==> inputs of v19 <==
==> flow/design.v <==
`timescale 1ns/1ns
module ALU (
    input  logic clk,
    input  logic rst_n,
    input  logic [5:0] alu_op,
    input  logic word,
    input  logic [15:0] a,
    input  logic [15:0] b,
    input  logic cf_in,
    input  logic [4:0] shift_cnt,
    output logic [15:0] result
);
    logic [15:0] a_in, b_in;
    parameter ADD = 6'b000000;
    parameter SUB = 6'b000001;
    parameter CMP = 6'b000010;
    parameter INC = 6'b000011;
    parameter DEC = 6'b000100;
    parameter NEG = 6'b000101;
    parameter AND = 6'b000110;
    parameter OR = 6'b000111;
    parameter XOR = 6'b001000;
    parameter NOT = 6'b001001;
    parameter TEST = 6'b001010;
    parameter SHL = 6'b001011;
    parameter SHR = 6'b001100;
    parameter SAR = 6'b001101;
    parameter ROL = 6'b001110;
    parameter ROR = 6'b001111;
    parameter RCL = 6'b010000;
    parameter RCR = 6'b010001;
    parameter MUL = 6'b010010;
    parameter IMUL = 6'b010011;
    parameter DIV = 6'b010100;
    parameter IDIV = 6'b010101;
    always @(posedge clk or negedge rst_n) begin
        if (!rst_n) begin
            a_in <= 0;
            b_in <= 0;
        end else begin
            case(alu_op)
                ADD: begin
                    result <= a + b;
                end
                SUB: begin
                    result <= a - b;
                end
                CMP: begin
                    result <= a - b;
                end
                INC: begin
                    result <= a + 1;
                end
                DEC: begin
                    result <= a - 1;
                end
                NEG: begin
                    result <= 0 - a;
                end
                AND: begin
                    result <= a & b;
                end
                OR: begin
                    result <= a | b;
                end
                XOR: begin
                    result <= a ^ b;
                end
                NOT: begin
                    result <= ~a;
                end
                TEST: begin
                    result <= a & b;
                end
                SHL: begin
                    result <= a << shift_cnt;
                end
                SHR: begin
                    result <= a >> shift_cnt;
                end
                SAR: begin
                    result <= a >>> shift_cnt;
                end
                ROL: begin
                    result <= {a[15:0], a[15:0]};
                end
                ROR: begin
                    result <= {a[0], a[15:1]};
                end
                RCL: begin
                    result <= {a[15:0], cf_in};
                end
                RCR: begin
                    result <= {cf_in, a[15:0]};
                end
                MUL: begin
                    result <= a * b;    
                end
                IMUL: begin
                    result <= a * b;    
                end
                DIV: begin
                    result <= (b == 16'd0) ? 16'hFFFF : a / b;
                end
                IDIV: begin
                    result <= (b == 16'd0) ? 16'hFFFF : a / b;
                end
            endcase
        end
    end
endmodule
==> flow/run.sh <==
#!/bin/bash
# the make line also repeats each setting of config.mk as NAME=value (left out here)
make -C /OpenROAD-flow-scripts/flow DESIGN_CONFIG=/design/flow/config.mk WORK_HOME=/design/flow/orfs CLKGATE_MAP_FILE= finish
==> flow/config.mk <==
export PLATFORM = sky130hd
export DESIGN_NAME = ALU
export DESIGN_NICKNAME = ALU
export VERILOG_FILES = /design/flow/design.v
export SDC_FILE = /design/flow/constraint.sdc
export NUM_CORES = 4
export LEC_CHECK = 0
export CAP_MARGIN = 5
export CORE_MARGIN = 2
export CORE_UTILIZATION = 67
export CTS_CLUSTER_SIZE = 36
export HOLD_SLACK_MARGIN = 0.29
export SLEW_MARGIN = 20
export TNS_END_PERCENT = 5
==> flow/constraint.sdc <==
create_clock -name core_clock -period 85.3 [get_ports {clk}]
set_input_delay 17.0600 -clock core_clock [delete_from_list [all_inputs] [get_ports {clk}]]
set_output_delay 17.0600 -clock core_clock [all_outputs]
set_load 0.01 [all_outputs]
==> v8 (differences from v19) <==
==> flow/config.mk (replaced) <==
export PLATFORM = sky130hd
export DESIGN_NAME = ALU
export DESIGN_NICKNAME = ALU
export VERILOG_FILES = /design/flow/design.v
export SDC_FILE = /design/flow/constraint.sdc
export NUM_CORES = 4
export LEC_CHECK = 0
export CAP_MARGIN = 20
export CORE_MARGIN = 2
export CORE_UTILIZATION = 40
export SLEW_MARGIN = 20
==> flow/constraint.sdc (replaced) <==
create_clock -name core_clock -period 52.8 [get_ports {clk}]
set_input_delay 10.5600 -clock core_clock [delete_from_list [all_inputs] [get_ports {clk}]]
set_output_delay 10.5600 -clock core_clock [all_outputs]
set_load 0.01 [all_outputs]
==> comparison <==
Between v19 and v8, the lower total power is in v19 (gap about 34%, measured against v8). In v8 the sequential share of layout area is lower than in v19, by 0.051 points. Wire length: v8 is higher than v19 (4.1%). Against v8, the combinational power of v19 is smaller by about 34%. Synthesized cell count is the same in v19 and v8. In area after synthesis, v19 and v8 do not differ. In sequential cell count, v19 and v8 do not differ. Critical path depth: v8 is lower than v19 (3). Of v8 and v19, v8 has the higher final cell count (gap about 8%, measured against v19).
==> figures <==
| item | v8 | v19 |
|---|---|---|
| Number of filler instances in the final layout | 3990 | 1993 |
| Run status | finished clean | finished clean |
| Met2 Resource Use GR | 47.8% | 70.7% |
| Clock network power | 0.0000145 W | 0.00000893 W |
| Die y size | 203 microns | 158 microns |
| Utilization after layout | 44.0% | 72.1% |
| Slowest stage delay, CP | 890 ps | 900 ps |
| Flop+latch power | 0.0000165 W | 0.0000102 W |
| Endpoint arrival time on the critical path | 42870 ps | 49640 ps |
| Vias per inst | 6.31 | 7.13 |
| Total length of routed met2 wires | 27.3 mm | 24.7 mm |
| Worst slew margin | 26.9% | 23.3% |
| Combinational share of power | 92.0% | 92.6% |
| Post-route standard cell area excluding fillers | 17100 sq um | 16800 sq um |
| Number of vias after detailed routing | 16895 | 17609 |
| Highest routed layer | met5 | met4 |
| Non-filler instance count after layout | 2676 | 2471 |
| Combinational-cell power consumption | 0.000359 W | 0.000238 W |
| Wire length per cell | 22.2 microns | 23.1 microns |
| Sequential cell area share | 2.81% | 2.86% |

========
==> inputs of try-ember <==
// ALU: RTL as listed in full above, without the edits since
==> flow/config.mk <==
export PLATFORM = sky130hd
export DESIGN_NAME = ALU
export DESIGN_NICKNAME = ALU
export VERILOG_FILES = /design/flow/design.v
export SDC_FILE = /design/flow/constraint.sdc
export NUM_CORES = 4
export LEC_CHECK = 0
export ABC_AREA = 1
export CAP_MARGIN = 20
export CELL_PAD_IN_SITES_DETAIL_PLACEMENT = 2
export CELL_PAD_IN_SITES_GLOBAL_PLACEMENT = 1
export CORE_ASPECT_RATIO = 0.57
export CORE_MARGIN = 2
export CORE_UTILIZATION = 40
export MAX_ROUTING_LAYER = met4
export MIN_ROUTING_LAYER = met2
export SETUP_SLACK_MARGIN = 5.0
export SLEW_MARGIN = 20
==> flow/constraint.sdc <==
create_clock -name core_clock -period 31.5 [get_ports {clk}]
set_input_delay 6.3000 -clock core_clock [delete_from_list [all_inputs] [get_ports {clk}]]
set_output_delay 6.3000 -clock core_clock [all_outputs]
set_load 0.01 [all_outputs]
run.sh (not shown) runs the stock make flow with config.mk's settings and CLKGATE_MAP_FILE=.
==> try-pepper (differences from try-ember) <==
- CELL_PAD_IN_SITES_DETAIL_PLACEMENT: 2 -> default
- CELL_PAD_IN_SITES_GLOBAL_PLACEMENT: 1 -> default
- CORE_ASPECT_RATIO: 0.57 -> default
- CORE_UTILIZATION: 40 -> 71
- CTS_CLUSTER_DIAMETER: default -> 393
- CTS_CLUSTER_SIZE: default -> 98
- MAX_ROUTING_LAYER: met4 -> default
- MIN_ROUTING_LAYER: met2 -> default
- PLACE_DENSITY: default -> 0.42
- SETUP_SLACK_MARGIN: 5.0 -> default
==> flow/constraint.sdc (replaced) <==
create_clock -name core_clock -period 30.4 [get_ports {clk}]
set_input_delay 6.0800 -clock core_clock [delete_from_list [all_inputs] [get_ports {clk}]]
set_output_delay 6.0800 -clock core_clock [all_outputs]
set_load 0.01 [all_outputs]
==> qor summary <==
|  | try-pepper | try-ember |
|---|---|---|
| Die width | 154.3 um | 269.2 um |
| Detailed placement HPWL | 42.08 mm | 86.51 mm |
| Placed standard-cell area | 0.01711 mm2 | 0.01800 mm2 |
| Post-Synthesis Mean Instance Area | 6.295 um2 | 6.295 um2 |
| Setup slack at placement | -0.7394 ns | -3.289 ns |
| Outcome | finished with violations | stopped before the end |
| Stage where the flow stopped | - | 4_1_cts |
| Reasons for failing layout checks | setup timing | - |
| Leading register cell type out of synthesis | sky130_fd_sc_hd__edfxtp_1 | sky130_fd_sc_hd__edfxtp_1 |
| Syn. warnings | 1 | 1 |
| Overall die area | 0.02381 mm2 | 0.04178 mm2 |
| Yosys top cell by area | sky130_fd_sc_hd__ha_1 | sky130_fd_sc_hd__ha_1 |
| Seq cells post-synth | 16 | 16 |
| Area fraction in compound gates after synthesis | 17.18% | 17.18% |
| Async S/R FF share, synth | 0% | 0% |
| Post-synth EDFFs | 16 | 16 |
| Routability-driven placement congestion ratio | 1.089 | 1.129 |
| Pre-Place Util | 72.82% | 40.54% |
| Die span in y | 154.3 um | 155.2 um |
| Cell count after placement | 2865 | 3136 |
| Placeable core region | 0.02203 mm2 | 0.03957 mm2 |
| Total number of placement rows | 54 | 55 |

========
==> job 6734: inputs <==
Starts from the design.v that is shown in full above.
clock: 50.7 ns
lec_check: 0
abc_area: 1
cap_margin: 20
cell_pad_in_sites_global_placement: 2
core_aspect_ratio: 0.79
core_margin: 2
core_utilization: 36
cts_cluster_size: 23
gpl_routability_driven: 0
gpl_timing_driven: 0
hold_slack_margin: 0.28
max_routing_layer: met5
place_density_lb_addon: 0.01
slew_margin: 20
tns_end_percent: 45
==> job 7717 (differences from job 6734) <==
- CELL_PAD_IN_SITES_GLOBAL_PLACEMENT: 2 -> 1
- CORE_ASPECT_RATIO: 0.79 -> 0.57
- CORE_UTILIZATION: 36 -> 40
- CTS_CLUSTER_SIZE: 23 -> not set
- GPL_ROUTABILITY_DRIVEN: 0 -> not set
- GPL_TIMING_DRIVEN: 0 -> not set
- HOLD_SLACK_MARGIN: 0.28 -> not set
- MAX_ROUTING_LAYER: met5 -> met4
- PLACE_DENSITY_LB_ADDON: 0.01 -> not set
- TNS_END_PERCENT: 45 -> not set
==> flow/constraint.sdc (replaced) <==
create_clock -name core_clock -period 31.5 [get_ports {clk}]
set_input_delay 6.3000 -clock core_clock [delete_from_list [all_inputs] [get_ports {clk}]]
set_output_delay 6.3000 -clock core_clock [all_outputs]
set_load 0.01 [all_outputs]
==> impl_metrics.tcl <==
# implementation run metrics
set metrics [dict create \
    status "complete, no violations" \
    wl_met3_um 6660 \
    hpwl_um 53400 \
    syn2layout_area_growth_pct 18.2 \
    log.warning_count 50 \
    grt_pass1_wl_um 99900 \
    design_area_sq_mm 0.0190 \
    arrival_ps 29760 \
    num-nets-final 3021 \
    die_h_um 155 \
    min_to "result[12]" \
    slew_headroom_pct 33.1 \
    firstDrtPassIters 6 \
]
Source of the figures above: job 7717

==> impl_metrics.tcl <==
# implementation run metrics
set metrics [dict create \
    num-nets-final 2978 \
    firstDrtPassIters 5 \
    status "complete, no violations" \
    design_area_sq_mm 0.0175 \
    arrival_ps 38570 \
    grt_pass1_wl_um 101000 \
    slew_headroom_pct 22.7 \
    syn2layout_area_growth_pct 8.83 \
    min_to "result[9]" \
    die_h_um 192 \
    log.warning_count 48 \
    wl_met3_um 4860 \
]
Source of the figures above: job 6734


========
==> v26: inputs <==
RTL: the design.v shown in full above, as it stands there.
Settings: LEC_CHECK=0, ABC_AREA=0, CAP_MARGIN=20, CORE_ASPECT_RATIO=0.92, CORE_MARGIN=2, CORE_UTILIZATION=72, CTS_CLUSTER_DIAMETER=219, CTS_CLUSTER_SIZE=83, GPL_TIMING_DRIVEN=1, MAX_ROUTING_LAYER=met5, SETUP_SLACK_MARGIN=4.3, SLEW_MARGIN=20; clock period 31.2 ns.
==> v21: changes against v26 <==
==> flow/config.mk (replaced) <==
export PLATFORM = sky130hd
export DESIGN_NAME = ALU
export DESIGN_NICKNAME = ALU
export VERILOG_FILES = /design/flow/design.v
export SDC_FILE = /design/flow/constraint.sdc
export NUM_CORES = 4
export LEC_CHECK = 0
export CAP_MARGIN = 20
export CORE_MARGIN = 2
export CORE_UTILIZATION = 40
export CTS_CLUSTER_DIAMETER = 332
export CTS_CLUSTER_SIZE = 100
export PLACE_DENSITY = 0.89
export SLEW_MARGIN = 20
==> flow/constraint.sdc (replaced) <==
create_clock -name core_clock -period 100.0 [get_ports {clk}]
set_input_delay 20.0000 -clock core_clock [delete_from_list [all_inputs] [get_ports {clk}]]
set_output_delay 20.0000 -clock core_clock [all_outputs]
set_load 0.01 [all_outputs]
==> comparison <==
- In area after synthesis, v21 and v26 do not differ.
- v21 finished with timing, DRC and antenna clean. v26 failed in global routing.
- Die area: v26 is lower than v21 (44%).
- Synthesized cell count is the same in v26 and v21.

========
==> v3 <==
RTL: the design.v shown in full above, as it stands there.
Settings: LEC_CHECK=0, CAP_MARGIN=20, CORE_MARGIN=2, CORE_UTILIZATION=63, SLEW_MARGIN=20, TNS_END_PERCENT=5; clock period 29.3 ns.
==> v23: changes against v3 <==
Settings changed: CELL_PAD_IN_SITES_GLOBAL_PLACEMENT from default to 1, CORE_ASPECT_RATIO from default to 0.57, CORE_UTILIZATION 63 to 40, TNS_END_PERCENT 5 to default.
==> flow/constraint.sdc (replaced) <==
create_clock -name core_clock -period 100.0 [get_ports {clk}]
set_input_delay 20.0000 -clock core_clock [delete_from_list [all_inputs] [get_ports {clk}]]
set_output_delay 20.0000 -clock core_clock [all_outputs]
set_load 0.01 [all_outputs]
==> comparison table <==
| quantity | v23 | v3 |
|---|---|---|
| Outcome | complete, no violations | aborted with a tool error |
| Stage where the flow stopped | - | global routing |
| Ys flops | 16 | 16 |
| Gate count after technology mapping | 2158 | 2158 |
| Final Wtd Congestion | 0.955 | 0.994 |
| Total Die Area | 41300 µm² | 26400 µm² |
| Post-CTS repair timing setup buffer count | 0 | 38 |
| Horizontal die size | 268 µm | 163 µm |
| Post-cts gate resize count | 0 | 128 |
| Setup slack after placement | 47.10 ns | -2.17 ns |
| Number of cells after detailed placement | 2694 | 2895 |
| HPWL reported at the end of detailed placement | 54.0 mm | 49.8 mm |
| Die extent in y | 154 µm | 163 µm |
| Pre-Place Util | 41.0% | 63.5% |
| Floorplan row count | 54 | 58 |
| Standard cell core area | 38600 µm² | 25000 µm² |
| Area after detailed placement | 17100 µm² | 20100 µm² |

========
==> run a <==
RTL: the design.v shown in full above, as it stands there.
clock: 29.3 ns
lec_check: 0
cap_margin: 20
core_margin: 2
core_utilization: 68
cts_cluster_diameter: 344
setup_slack_margin: -2.0
slew_margin: 20
tns_end_percent: 5
==> run b: changes against run a <==
- CORE_ASPECT_RATIO: unset -> 0.79
- CORE_UTILIZATION: 68 -> 36
- CTS_CLUSTER_DIAMETER: 344 -> unset
- CTS_CLUSTER_SIZE: unset -> 83
- GPL_TIMING_DRIVEN: unset -> 1
- MAX_ROUTING_LAYER: unset -> met5
- SETUP_SLACK_MARGIN: -2.0 -> unset
- TNS_END_PERCENT: 5 -> unset
==> flow/constraint.sdc (replaced) <==
create_clock -name core_clock -period 69.8 [get_ports {clk}]
set_input_delay 13.9600 -clock core_clock [delete_from_list [all_inputs] [get_ports {clk}]]
set_output_delay 13.9600 -clock core_clock [all_outputs]
set_load 0.01 [all_outputs]
==> comparison <==
In synthesized cell count, run a and run b do not differ.
Run b finished with timing, DRC and antenna clean. Run a aborted during global routing (5_1_grt).
Of run b and run a, run b has the higher die area (gap 86%, measured against run a).
Synthesized area is the same in run a and run b.
==> figures <==
	run b	run a
Result of the run	timing/DRC/antenna clean	stopped before the end
Last stage reached	-	global routing (5_1_grt)
Core Rows	68	55
DP HPWL	47,310 µm	51,800 µm
Post-CTS setup buffer count	0	2
Worst slack after detailed placement	23.67 ns	-3.384 ns
Die width	240.1 µm	156.7 µm
Post-cts gate resize count	0	25
Floorplan-stage core utilization	0.3638	0.6957
Die height	190.5 µm	156.7 µm
Final Wtd Congestion	0.9499	1.101

========
==> job 1983: inputs <==
// ALU: RTL as listed in full above, without the edits since
==> flow/config.mk <==
export PLATFORM = sky130hd
export DESIGN_NAME = ALU
export DESIGN_NICKNAME = ALU
export VERILOG_FILES = /design/flow/design.v
export SDC_FILE = /design/flow/constraint.sdc
export NUM_CORES = 4
export LEC_CHECK = 0
export ABC_AREA = 1
export CAP_MARGIN = 20
export CELL_PAD_IN_SITES_GLOBAL_PLACEMENT = 2
export CORE_ASPECT_RATIO = 0.79
export CORE_MARGIN = 2
export CORE_UTILIZATION = 36
export CTS_CLUSTER_SIZE = 23
export GPL_ROUTABILITY_DRIVEN = 0
export GPL_TIMING_DRIVEN = 1
export HOLD_SLACK_MARGIN = 0.28
export MAX_ROUTING_LAYER = met5
export PLACE_DENSITY_LB_ADDON = 0.01
export SLEW_MARGIN = 20
export TNS_END_PERCENT = 85
==> flow/constraint.sdc <==
create_clock -name core_clock -period 50.7 [get_ports {clk}]
set_input_delay 10.1400 -clock core_clock [delete_from_list [all_inputs] [get_ports {clk}]]
set_output_delay 10.1400 -clock core_clock [all_outputs]
set_load 0.01 [all_outputs]
==> job 4076: changes against job 1983 <==
==> flow/config.mk (replaced) <==
export PLATFORM = sky130hd
export DESIGN_NAME = ALU
export DESIGN_NICKNAME = ALU
export VERILOG_FILES = /design/flow/design.v
export SDC_FILE = /design/flow/constraint.sdc
export NUM_CORES = 4
export LEC_CHECK = 0
export ABC_AREA = 1
export CAP_MARGIN = 20
export CORE_ASPECT_RATIO = 0.92
export CORE_MARGIN = 2
export CORE_UTILIZATION = 72
export CTS_CLUSTER_DIAMETER = 219
export CTS_CLUSTER_SIZE = 83
export GPL_TIMING_DRIVEN = 1
export MAX_ROUTING_LAYER = met5
export PLACE_DENSITY = 0.35
export SETUP_SLACK_MARGIN = 2.92
export SLEW_MARGIN = 20
==> flow/constraint.sdc (replaced) <==
create_clock -name core_clock -period 29.6 [get_ports {clk}]
set_input_delay 5.9200 -clock core_clock [delete_from_list [all_inputs] [get_ports {clk}]]
set_output_delay 5.9200 -clock core_clock [all_outputs]
set_load 0.01 [all_outputs]
==> job 784: changes against job 1983 <==
==> flow/config.mk (replaced) <==
export PLATFORM = sky130hd
export DESIGN_NAME = ALU
export DESIGN_NICKNAME = ALU
export VERILOG_FILES = /design/flow/design.v
export SDC_FILE = /design/flow/constraint.sdc
export NUM_CORES = 4
export LEC_CHECK = 0
export CAP_MARGIN = 20
export CELL_PAD_IN_SITES_GLOBAL_PLACEMENT = 2
export CORE_ASPECT_RATIO = 1.98
export CORE_MARGIN = 2
export CORE_UTILIZATION = 29
export HOLD_SLACK_MARGIN = -0.06
export SLEW_MARGIN = 20
==> flow/constraint.sdc (replaced) <==
create_clock -name core_clock -period 100.0 [get_ports {clk}]
set_input_delay 20.0000 -clock core_clock [delete_from_list [all_inputs] [get_ports {clk}]]
set_output_delay 20.0000 -clock core_clock [all_outputs]
set_load 0.01 [all_outputs]
==> job 1684: changes against job 1983 <==
==> flow/config.mk (replaced) <==
export PLATFORM = sky130hd
export DESIGN_NAME = ALU
export DESIGN_NICKNAME = ALU
export VERILOG_FILES = /design/flow/design.v
export SDC_FILE = /design/flow/constraint.sdc
export NUM_CORES = 4
export LEC_CHECK = 0
export CAP_MARGIN = 20
export CORE_MARGIN = 2
export CORE_UTILIZATION = 63
export SLEW_MARGIN = 30
==> flow/constraint.sdc (replaced) <==
create_clock -name core_clock -period 31.6 [get_ports {clk}]
set_input_delay 6.3200 -clock core_clock [delete_from_list [all_inputs] [get_ports {clk}]]
set_output_delay 6.3200 -clock core_clock [all_outputs]
set_load 0.01 [all_outputs]
==> summary of the runs <==
Sequential power, highest first: job 1684, job 1983, job 784. Final cell count: job 1983 is larger than job 1684 (7.7%). Job 1983 finished clean. Job 1684 finished but fails on setup timing. Job 784 finished clean. Job 4076 never finished: it broke off in global routing (5_1_grt). Of job 1684 and job 4076, job 4076 has the higher synthesized area (gap 1.2%, measured against job 4076). The highest die size belongs to job 784, the lowest to job 4076. In sequential cell count, job 784 and job 1684 do not differ. Against job 1684, the synthesized cell count of job 4076 is higher by about 18%. Critical path depth: job 1983 > job 1684 > job 784.
==> figures <==
| item | job 784 | job 1983 | job 1684 | job 4076 |
|---|---|---|---|---|
| Fraction of area in non-clock buffers | 6.28% | 5.21% | 20.5% | - |
| Element type at the critical path end | register | register | register | - |
| Initial DRC Count | 1125 | 1312 | 3355 | - |
| Sequential cell area share | 2.75% | 2.77% | 2.29% | - |
| Number of cells after detailed placement | 2838 | 3146 | 2892 | 2881 |
| Status | finished clean | finished clean | failed layout checks | did not finish |
| Failing step | - | - | - | global routing (5_1_grt) |
| Reasons for failing layout checks | - | - | setup timing | - |
| Clock-pin slew on the worst setup and hold paths | 0.05 ns | 0.07 ns | 0.05 ns | - |
| # rows | 120 | 68 | 58 | 52 |
| Area of the mapped netlist | 0.0158 mm^2 | 0.0160 mm^2 | 0.0158 mm^2 | 0.0160 mm^2 |
| TritonCTS clock tree | built | built | built | - |
| Hold Fails Final Rpt | 0 | 0 | 0 | - |
| Tally of max-capacitance violations | 0 | 0 | 0 | - |
| Post-placement setup slack | 45.21 ns | 10.58 ns | -1.29 ns | -0.788 ns |
| Final TNS setup | 0 ns | 0 ns | -0.800 ns | - |
| Total via count after detailed routing | 17000 | 16600 | 20900 | - |
No activity file was given, so power comes from the tool's default toggle rates.
